==> inputs of violet <==
==> flow/design.v <==
module Cinema(input [17:0]SW, input clk, input rst, output reg [17:0]LEDR , input [3:0]KEY, output [7:0]HEX0,
			  output [7:0]HEX4, output [7:0]HEX5, output [7:0]HEX6, output [7:0]HEX7, output [7:0]HEX1, output [7:0]HEX2, output [7:0]HEX3);
integer filmeEscolhido;  
integer filme;  
integer horarioEscolhido;  
integer horario;  
integer assentoEscolhido;  
reg [17:0] assento11;  
reg [17:0] assento12;  
reg [17:0] assento21;  
reg [17:0] assento22;  
integer valorInserido;  
integer valor;  
integer pago;  
integer quantidadeDeIngresso;  
integer trocoFeito;  
integer troco;  
wire [7:0]F = 4'hF;  
wire [7:0]H = 4'hC;  
reg [7:0]dFilme;  
reg [7:0]dHorario;  
reg [7:0]display1;  
reg [7:0]display2;  
reg [7:0]display3;  
reg [7:0]display4;  
integer bouncing;  
integer bouncing2;  
integer i;  
integer pagoAgora;  
always@(posedge clk) begin
  if (rst) begin  
    filmeEscolhido <= 0; filme <= 0; horarioEscolhido <= 0; horario <= 0; assentoEscolhido <= 0;
    assento11 <= 0; assento12 <= 0; assento21 <= 0; assento22 <= 0;
    valorInserido <= 0; valor <= 0; pago <= 0; quantidadeDeIngresso <= 0; trocoFeito <= 0; troco <= 0;
    dFilme <= 0; dHorario <= 0; display1 <= 0; display2 <= 0; display3 <= 0; display4 <= 0;
    bouncing <= 0; LEDR <= 0;
  end else begin
    if(!filmeEscolhido && bouncing == 0) begin  
		troco = 0;
        if(KEY == 4'b1110) begin  
            filme = 1;  
            filmeEscolhido = 1;  
            dFilme = 4'h1;  
            bouncing = 1;  
        end
        if(KEY == 4'b1101) begin  
            filme = 2;  
            filmeEscolhido = 1;  
            dFilme = 4'h2;  
        end
    end
    if(!horarioEscolhido && filmeEscolhido == 1) begin  
        if(KEY == 4'b1011) begin  
            horario = 1;  
            horarioEscolhido = 1;  
            dHorario = 4'h1;  
            display1 = 4'h1;  
            display2 = 4'h4;  
            display3 = 4'h0;  
            display4 = 4'h0;  
        end
        if(KEY == 4'b0111) begin  
            horario = 2;  
            horarioEscolhido = 1;  
            dHorario = 4'h2;  
            display1 = 4'h1;  
            display2 = 4'h6;  
            display3 = 4'h0;  
            display4 = 4'h0;  
        end
    end
    quantidadeDeIngresso=0;  
    if(!assentoEscolhido && horarioEscolhido == 1) begin  
        LEDR = 18'b111111111111111111;  
        for (i = 0; i<18; i = i + 1) begin
            if(SW[i] == 1) quantidadeDeIngresso = quantidadeDeIngresso + 1;  
        end
        valor = quantidadeDeIngresso * 15;  
        if(KEY == 4'b0011) begin  
            assentoEscolhido <= 1;  
            if(filme == 1 && horario == 1) assento11 <= assento11 + SW;  
            if(filme == 1 && horario == 2) assento12 <= assento12 + SW;  
            if(filme == 2 && horario == 1) assento21 <= assento21 + SW;  
            if(filme == 2 && horario == 2) assento22 <= assento22 + SW;  
        end
    end
    if(filme == 1 && horario == 1)begin  
		LEDR = ~assento11;
		bouncing = 0;
	end
    if(filme == 1 && horario == 2)begin  
		LEDR = ~assento12;
		bouncing = 0;
    end
    if(filme == 2 && horario == 1)begin  
		LEDR = ~assento21;
	end
    if(filme == 2 && horario == 2)begin  
		LEDR = ~assento22;
	end
    pagoAgora = pago;
    if (!pago && assentoEscolhido == 1) begin  
        if(KEY == 4'b1110) begin  
            valorInserido = valorInserido + 5;
        end
        if(KEY == 4'b1101) begin  
            valorInserido = valorInserido + 10;
        end
        if(KEY == 4'b1011) begin  
            valorInserido = valorInserido + 20;
        end
        if(KEY == 4'b0111) begin  
            valorInserido = valorInserido + 50;
        end
        if(valor == valorInserido) begin  
			pagoAgora = 1;  
		end
		if (valor < valorInserido && !trocoFeito) begin  
			troco <= valorInserido - valor;  
			pago <= 1;  
			trocoFeito <= 1;  
		end
    end
    if(pagoAgora == 1) begin  
		filmeEscolhido <= 0;
		horarioEscolhido <= 0;
		horario <= 0;
		assentoEscolhido <= 0;
		valorInserido <= 0;
		valor <= 0;
		pago <= 0;
		quantidadeDeIngresso <= 0;
		trocoFeito <= 0;
		pago <= 0;
	end
end
end
reg [7:0] SevenSeg;  
	always @(*)  
	case(F)  
		4'h0: SevenSeg = 8'b11111100;
		4'h1: SevenSeg = 8'b01100000;
		4'h2: SevenSeg = 8'b11011010;
		4'h3: SevenSeg = 8'b11110010;
		4'h4: SevenSeg = 8'b01100110;
		4'h5: SevenSeg = 8'b10110110;
		4'h6: SevenSeg = 8'b10111110;
		4'h7: SevenSeg = 8'b11100000;
		4'h8: SevenSeg = 8'b11111110;
		4'h9: SevenSeg = 8'b11110110;
		4'hF: SevenSeg = 8'b10001110;
		default: SevenSeg = 8'b00000000;
	endcase
	assign {HEX7[0], HEX7[1], HEX7[2], HEX7[3], HEX7[4], HEX7[5], HEX7[6], HEX7[7]} = ~SevenSeg;
	reg [7:0] SevenSeg1;
	always @(*)  
	case(H)
		4'h0: SevenSeg1 = 8'b11111100;
		4'h1: SevenSeg1 = 8'b01100000;
		4'h2: SevenSeg1 = 8'b11011010;
		4'h3: SevenSeg1 = 8'b11110010;
		4'h4: SevenSeg1 = 8'b01100110;
		4'h5: SevenSeg1 = 8'b10110110;
		4'h6: SevenSeg1 = 8'b10111110;
		4'h7: SevenSeg1 = 8'b11100000;
		4'h8: SevenSeg1 = 8'b11111110;
		4'h9: SevenSeg1 = 8'b11110110;
		4'hC: SevenSeg1 = 8'b01101110;
		default: SevenSeg1 = 8'b00000000;
	endcase
	assign {HEX5[0], HEX5[1], HEX5[2], HEX5[3], HEX5[4], HEX5[5], HEX5[6], HEX5[7]} = ~SevenSeg1;
	reg [7:0] SevenSeg2;
	always @(*)  
	case(dFilme)
		4'h0: SevenSeg2 = 8'b11111100;
		4'h1: SevenSeg2 = 8'b01100000;
		4'h2: SevenSeg2 = 8'b11011010;
		4'h3: SevenSeg2 = 8'b11110010;
		4'h4: SevenSeg2 = 8'b01100110;
		4'h5: SevenSeg2 = 8'b10110110;
		4'h6: SevenSeg2 = 8'b10111110;
		4'h7: SevenSeg2 = 8'b11100000;
		4'h8: SevenSeg2 = 8'b11111110;
		4'h9: SevenSeg2 = 8'b11110110;
		4'hC: SevenSeg2 = 8'b01101110;
		default: SevenSeg2 = 8'b00000000;
	endcase
	assign {HEX6[0], HEX6[1], HEX6[2], HEX6[3], HEX6[4], HEX6[5], HEX6[6], HEX6[7]} = ~SevenSeg2;
	reg [7:0] SevenSeg3;
	always @(*)  
	case(dHorario)
		4'h0: SevenSeg3 = 8'b11111100;
		4'h1: SevenSeg3 = 8'b01100000;
		4'h2: SevenSeg3 = 8'b11011010;
		4'h3: SevenSeg3 = 8'b11110010;
		4'h4: SevenSeg3 = 8'b01100110;
		4'h5: SevenSeg3 = 8'b10110110;
		4'h6: SevenSeg3 = 8'b10111110;
		4'h7: SevenSeg3 = 8'b11100000;
		4'h8: SevenSeg3 = 8'b11111110;
		4'h9: SevenSeg3 = 8'b11110110;
		4'hC: SevenSeg3 = 8'b01101110;
		default: SevenSeg3 = 8'b00000000;
	endcase
	assign {HEX4[0], HEX4[1], HEX4[2], HEX4[3], HEX4[4], HEX4[5], HEX4[6], HEX4[7]} = ~SevenSeg3;
	reg [7:0] SevenSeg4;
	always @(*)  
	case(display1)
		4'h0: SevenSeg4 = 8'b11111100;
		4'h1: SevenSeg4 = 8'b01100000;
		4'h2: SevenSeg4 = 8'b11011010;
		4'h3: SevenSeg4 = 8'b11110010;
		4'h4: SevenSeg4 = 8'b01100110;
		4'h5: SevenSeg4 = 8'b10110110;
		4'h6: SevenSeg4 = 8'b10111110;
		4'h7: SevenSeg4 = 8'b11100000;
		4'h8: SevenSeg4 = 8'b11111110;
		4'h9: SevenSeg4 = 8'b11110110;
		4'hC: SevenSeg4 = 8'b01101110;
		default: SevenSeg4 = 8'b00000000;
	endcase
	assign {HEX3[0], HEX3[1], HEX3[2], HEX3[3], HEX3[4], HEX3[5], HEX3[6], HEX3[7]} = ~SevenSeg4;
	reg [7:0] SevenSeg5;
	always @(*)  
	case(display2)
		4'h0: SevenSeg5 = 8'b11111100;
		4'h1: SevenSeg5 = 8'b01100000;
		4'h2: SevenSeg5 = 8'b11011010;
		4'h3: SevenSeg5 = 8'b11110010;
		4'h4: SevenSeg5 = 8'b01100110;
		4'h5: SevenSeg5 = 8'b10110110;
		4'h6: SevenSeg5 = 8'b10111110;
		4'h7: SevenSeg5 = 8'b11100000;
		4'h8: SevenSeg5 = 8'b11111110;
		4'h9: SevenSeg5 = 8'b11110110;
		4'hC: SevenSeg5 = 8'b01101110;
		default: SevenSeg5 = 8'b00000000;
	endcase
	assign {HEX2[0], HEX2[1], HEX2[2], HEX2[3], HEX2[4], HEX2[5], HEX2[6], HEX2[7]} = ~SevenSeg5;
	reg [7:0] SevenSeg6;
	always @(*)  
	case(display3)
		4'h0: SevenSeg6 = 8'b11111100;
		4'h1: SevenSeg6 = 8'b01100000;
		4'h2: SevenSeg6 = 8'b11011010;
		4'h3: SevenSeg6 = 8'b11110010;
		4'h4: SevenSeg6 = 8'b01100110;
		4'h5: SevenSeg6 = 8'b10110110;
		4'h6: SevenSeg6 = 8'b10111110;
		4'h7: SevenSeg6 = 8'b11100000;
		4'h8: SevenSeg6 = 8'b11111110;
		4'h9: SevenSeg6 = 8'b11110110;
		4'hC: SevenSeg6 = 8'b01101110;
		default: SevenSeg6 = 8'b00000000;
	endcase
	assign {HEX1[0], HEX1[1], HEX1[2], HEX1[3], HEX1[4], HEX1[5], HEX1[6], HEX1[7]} = ~SevenSeg6;
	reg [7:0] SevenSeg7;
	always @(*)  
	case(display4)
		4'h0: SevenSeg7 = 8'b11111100;
		4'h1: SevenSeg7 = 8'b01100000;
		4'h2: SevenSeg7 = 8'b11011010;
		4'h3: SevenSeg7 = 8'b11110010;
		4'h4: SevenSeg7 = 8'b01100110;
		4'h5: SevenSeg7 = 8'b10110110;
		4'h6: SevenSeg7 = 8'b10111110;
		4'h7: SevenSeg7 = 8'b11100000;
		4'h8: SevenSeg7 = 8'b11111110;
		4'h9: SevenSeg7 = 8'b11110110;
		4'hC: SevenSeg7 = 8'b01101110;
		default: SevenSeg7 = 8'b00000000;
	endcase
	assign {HEX0[0], HEX0[1], HEX0[2], HEX0[3], HEX0[4], HEX0[5], HEX0[6], HEX0[7]} = ~SevenSeg7;
endmodule
==> flow/run.sh <==
#!/bin/bash
# the make line also repeats each setting of config.mk as NAME=value (left out here)
make -C /OpenROAD-flow-scripts/flow DESIGN_CONFIG=/design/flow/config.mk WORK_HOME=/design/flow/orfs CLKGATE_MAP_FILE= finish
==> flow/config.mk <==
export PLATFORM = sky130hd
export DESIGN_NAME = Cinema
export DESIGN_NICKNAME = Cinema
export VERILOG_FILES = /design/flow/design.v
export SDC_FILE = /design/flow/constraint.sdc
export NUM_CORES = 4
export LEC_CHECK = 0
export CAP_MARGIN = 20
export CORE_MARGIN = 2
export CORE_UTILIZATION = 72
export CTS_CLUSTER_DIAMETER = 230
export CTS_CLUSTER_SIZE = 24
export HOLD_SLACK_MARGIN = -0.09
export MAX_ROUTING_LAYER = met4
export SETUP_SLACK_MARGIN = 2.0
export SLEW_MARGIN = 20
==> flow/constraint.sdc <==
create_clock -name core_clock -period 16.0 [get_ports {clk}]
set_input_delay 3.2000 -clock core_clock [delete_from_list [all_inputs] [get_ports {clk}]]
set_output_delay 3.2000 -clock core_clock [all_outputs]
set_load 0.01 [all_outputs]
==> inputs of amber, as changes to violet <==
- ABC_AREA: unset -> 1
- CTS_CLUSTER_DIAMETER: 230 -> 170
- CTS_CLUSTER_SIZE: 24 -> 98
- HOLD_SLACK_MARGIN: -0.09 -> unset
- MAX_ROUTING_LAYER: met4 -> unset
- SETUP_SLACK_MARGIN: 2.0 -> unset
==> flow/constraint.sdc (replaced) <==
create_clock -name core_clock -period 13.0 [get_ports {clk}]
set_input_delay 2.6000 -clock core_clock [delete_from_list [all_inputs] [get_ports {clk}]]
set_output_delay 2.6000 -clock core_clock [all_outputs]
set_load 0.01 [all_outputs]
==> inputs of lagoon, as changes to violet <==
- CAP_MARGIN: 20 -> 25
- CORE_UTILIZATION: 72 -> 40
- CTS_CLUSTER_DIAMETER: 230 -> unset
- CTS_CLUSTER_SIZE: 24 -> 56
- GPL_TIMING_DRIVEN: unset -> 0
- HOLD_SLACK_MARGIN: -0.09 -> unset
- MAX_ROUTING_LAYER: met4 -> unset
- SETUP_SLACK_MARGIN: 2.0 -> unset
==> flow/constraint.sdc (replaced) <==
create_clock -name core_clock -period 15.8 [get_ports {clk}]
set_input_delay 3.1600 -clock core_clock [delete_from_list [all_inputs] [get_ports {clk}]]
set_output_delay 3.1600 -clock core_clock [all_outputs]
set_load 0.01 [all_outputs]
==> comparison table <==
Width of the die: lagoon 215 µm; violet 161 µm; amber 159 µm
Crit path setup slack, layout: lagoon -0.302 ns; violet -0.303 ns; amber -
Cell count in the Yosys report: lagoon 2301; violet 2301; amber 2549
Vias after detailed routing: lagoon 16900; violet 18300; amber -
Critical path required time: lagoon 16.17 ns; violet 16.35 ns; amber -
Height of the die: lagoon 215 µm; violet 161 µm; amber 159 µm
Start-to-end type of the worst setup path: lagoon input port to register; violet input port to register; amber -
DRT iter0 DRCs: lagoon 906; violet 2183; amber -
Total cell area at the placement stage: lagoon 19800 µm²; violet 19600 µm²; amber 19200 µm²
Flop share of the area: lagoon 0.173; violet 0.177; amber -
Post-route non-filler standard cell count: lagoon 3132; violet 2818; amber -
Slowest cell delay on critical path: lagoon 0.52 ns; violet 0.55 ns; amber -
Area Growth Syn to Fin: lagoon 21.7%; violet 19.3%; amber -
Compound-Gate Fraction of Synth Area: lagoon 0.182; violet 0.182; amber 0.145
Rows: lagoon 77; violet 57; amber 56
Portion of the clock cycle consumed by the worst path in the final layout: lagoon 1.02; violet 1.02; amber -
Run status: lagoon failed layout checks; violet failed layout checks; amber aborted with a tool error
Stage where the flow stopped: lagoon -; violet -; amber 5_1_grt
Reasons for failing layout checks: lagoon setup timing; violet setup timing; amber -
Count of cell instances traversed by the critical path: lagoon 73; violet 73; amber -
Effective utilization at floorplan: lagoon 0.403; violet 0.732; amber 0.733
Simple share: lagoon 0.240; violet 0.240; amber 0.258
Uppermost layer routed: lagoon met4; violet met4; amber -
Yosys synthesis chip area: lagoon 17700 µm²; violet 17700 µm²; amber 17300 µm²
